Setup of wip/juniper:
==> flow/design.v (excerpt) <==
module fadd_sub(
  input logic        clk_i,
  input logic [31:0] operand_a,
  input logic [31:0] operand_b,
  output logic[31:0] result_o
);
Size: ~1900 cells after synthesis, about 66 flip-flops, ~97 I/O pins, roughly 0.011 mm2 of cells after synthesis.
clock: 3.69 ns
lec_check: 0
abc_area: 1
cap_margin: 20
core_margin: 2
core_utilization: 72
cts_cluster_diameter: 358
cts_cluster_size: 95
place_density: 0.41
slew_margin: 20
tns_end_percent: 10
run.sh (not shown) runs the stock make flow with config.mk's settings and CLKGATE_MAP_FILE=.
wip/juniper: it failed with a tool error in detailed placement, so there are no final results.
> inputs changed (wip/juniper -> wip/cedar)
-- flow/config.mk --
<<< wip/juniper, line 8
export ABC_AREA = 1
>>> wip/cedar, line 8
<<< wip/juniper, line 11
export CORE_UTILIZATION = 72
export CTS_CLUSTER_DIAMETER = 358
export CTS_CLUSTER_SIZE = 95
export PLACE_DENSITY = 0.41
>>> wip/cedar, line 10
export CORE_UTILIZATION = 46
<<< wip/juniper, line 16
export TNS_END_PERCENT = 10
>>> wip/cedar, line 12
==> flow/constraint.sdc <==
create_clock -name core_clock -period 11.7 [get_ports {clk_i}]
set_input_delay 2.3400 -clock core_clock [delete_from_list [all_inputs] [get_ports {clk_i}]]
set_output_delay 2.3400 -clock core_clock [all_outputs]
set_load 0.01 [all_outputs]
==> comparison <==
- Looking at the reports, wip/cedar completed the entire flow and the layout it produced met the timing, DRC and antenna checks.
- Per the comparison of wip/cedar with wip/juniper, cell area after technology mapping decreased by 7.0% relative to the old numbers, area of the core increased by 0.0072 mm2 relative to the old numbers, fraction of the yosys area taken by sequential cells increased by 0.89 points relative to the old numbers, chip area increased by 0.0073 mm2 relative to the old numbers.
--- input diff wip/cedar..wip/sierra ---
-- flow/config.mk --
<<< wip/cedar, line 10
export CORE_UTILIZATION = 46
>>> wip/sierra, line 10
export CORE_UTILIZATION = 58
==> flow/constraint.sdc <==
create_clock -name core_clock -period 6.48 [get_ports {clk_i}]
set_input_delay 1.2960 -clock core_clock [delete_from_list [all_inputs] [get_ports {clk_i}]]
set_output_delay 1.2960 -clock core_clock [all_outputs]
set_load 0.01 [all_outputs]
Results
From wip/cedar to wip/sierra the numbers moved as follows: number of instances resized during post-cts repair up 194, pre-CTS setup slack dropped 3.02 ns, overall die height has decreased. wip/sierra -> wip/cedar: multiplexer area fraction after synthesis delta 0, exact match. Note that the die size recorded for wip/cedar amounts to 1.3 times the value seen in wip/sierra. Flow for wip/sierra halted at global routing, error code GRT-0232.

========
Setup of run 1:
Starting RTL as in the previous note.
==> flow/config.mk <==
export PLATFORM = sky130hd
export DESIGN_NAME = fadd_sub
export DESIGN_NICKNAME = fadd_sub
export VERILOG_FILES = /design/flow/design.v
export SDC_FILE = /design/flow/constraint.sdc
export NUM_CORES = 4
export LEC_CHECK = 0
export ABC_AREA = 1
export CAP_MARGIN = 0
export CELL_PAD_IN_SITES_GLOBAL_PLACEMENT = 3
export CORE_ASPECT_RATIO = 0.51
export CORE_MARGIN = 2
export CORE_UTILIZATION = 47
export CTS_CLUSTER_SIZE = 62
export GPL_ROUTABILITY_DRIVEN = 0
export GPL_TIMING_DRIVEN = 0
export MAX_ROUTING_LAYER = met5
export MIN_ROUTING_LAYER = met1
export PLACE_DENSITY = 0.73
export SETUP_SLACK_MARGIN = 2.38
export SLEW_MARGIN = 35
export TNS_END_PERCENT = 95
==> flow/constraint.sdc <==
create_clock -name core_clock -period 14.7 [get_ports {clk_i}]
set_input_delay 2.9400 -clock core_clock [delete_from_list [all_inputs] [get_ports {clk_i}]]
set_output_delay 2.9400 -clock core_clock [all_outputs]
set_load 0.01 [all_outputs]
The flow ended early for run 1: it failed with a tool error in 3_1_place_gp_skip_io.
Setup changes, run 1 to run 2
# run 1
export LEC_CHECK = 0
export ABC_AREA = 1
export CAP_MARGIN = 0
export CELL_PAD_IN_SITES_GLOBAL_PLACEMENT = 3
export CORE_ASPECT_RATIO = 0.51
export CORE_MARGIN = 2
export CORE_UTILIZATION = 47
export CTS_CLUSTER_SIZE = 62
export GPL_ROUTABILITY_DRIVEN = 0
export GPL_TIMING_DRIVEN = 0
export MAX_ROUTING_LAYER = met5
export MIN_ROUTING_LAYER = met1
export PLACE_DENSITY = 0.73
export SETUP_SLACK_MARGIN = 2.38
export SLEW_MARGIN = 35
export TNS_END_PERCENT = 95
create_clock -name core_clock -period 14.7 [get_ports {clk_i}]
# run 2
export LEC_CHECK = 0
export ABC_AREA = 1
export CAP_MARGIN = 15
export CORE_MARGIN = 6
export CORE_UTILIZATION = 43
export CTS_CLUSTER_DIAMETER = 245
export CTS_CLUSTER_SIZE = 99
export MAX_ROUTING_LAYER = met5
export PLACE_DENSITY = 0.61
export SETUP_SLACK_MARGIN = -1.04
export SLEW_MARGIN = 5
export TNS_END_PERCENT = 10
create_clock -name core_clock -period 14.7 [get_ports {clk_i}]
--- outcome ---
In summary, run 2 completed successfully, with a layout that passed the timing, DRC and antenna checks. From run 1 to run 2, count of instantiated cells in the yosys netlist did not move at all. Proportion of synthesized flip-flops having asynchronous set or reset delta (run 2 -> run 1): insignificant. Die size was higher in run 2 than in run 1. Run 1 -> run 2: die extent in y increased by more than half. Run 1 -> run 2: x dimension of the die decreased by more than 10%. Taking run 1 as the reference point, the placeable core region of run 2 rises by 7.9%.
## Diff of input files: run 3 against run 2
# run 2
export LEC_CHECK = 0
export ABC_AREA = 1
export CAP_MARGIN = 15
export CORE_MARGIN = 6
export CORE_UTILIZATION = 43
export CTS_CLUSTER_DIAMETER = 245
export CTS_CLUSTER_SIZE = 99
export MAX_ROUTING_LAYER = met5
export PLACE_DENSITY = 0.61
export SETUP_SLACK_MARGIN = -1.04
export SLEW_MARGIN = 5
export TNS_END_PERCENT = 10
create_clock -name core_clock -period 14.7 [get_ports {clk_i}]
# run 3
export LEC_CHECK = 0
export ABC_AREA = 1
export CAP_MARGIN = 15
export CORE_MARGIN = 2
export CORE_UTILIZATION = 66
export CTS_CLUSTER_DIAMETER = 29
export CTS_CLUSTER_SIZE = 72
export MAX_ROUTING_LAYER = met5
export SLEW_MARGIN = 35
export TNS_END_PERCENT = 95
create_clock -name core_clock -period 9.71 [get_ports {clk_i}]
Results
Run 3: flow completed, timing, DRC and antenna clean. Diff run 2 -> run 3: die area went down 40%; instance area at placement essentially unchanged. Setup slack: run 2 and run 3 compared, lower one is run 3. In the metrics for run 2 and run 3, the one carrying the higher sequential share of power is run 2. Final hold slack delta (run 3 − run 2): unfavourable.
Power figures rest on the tool's default switching activity, not on a simulated workload.
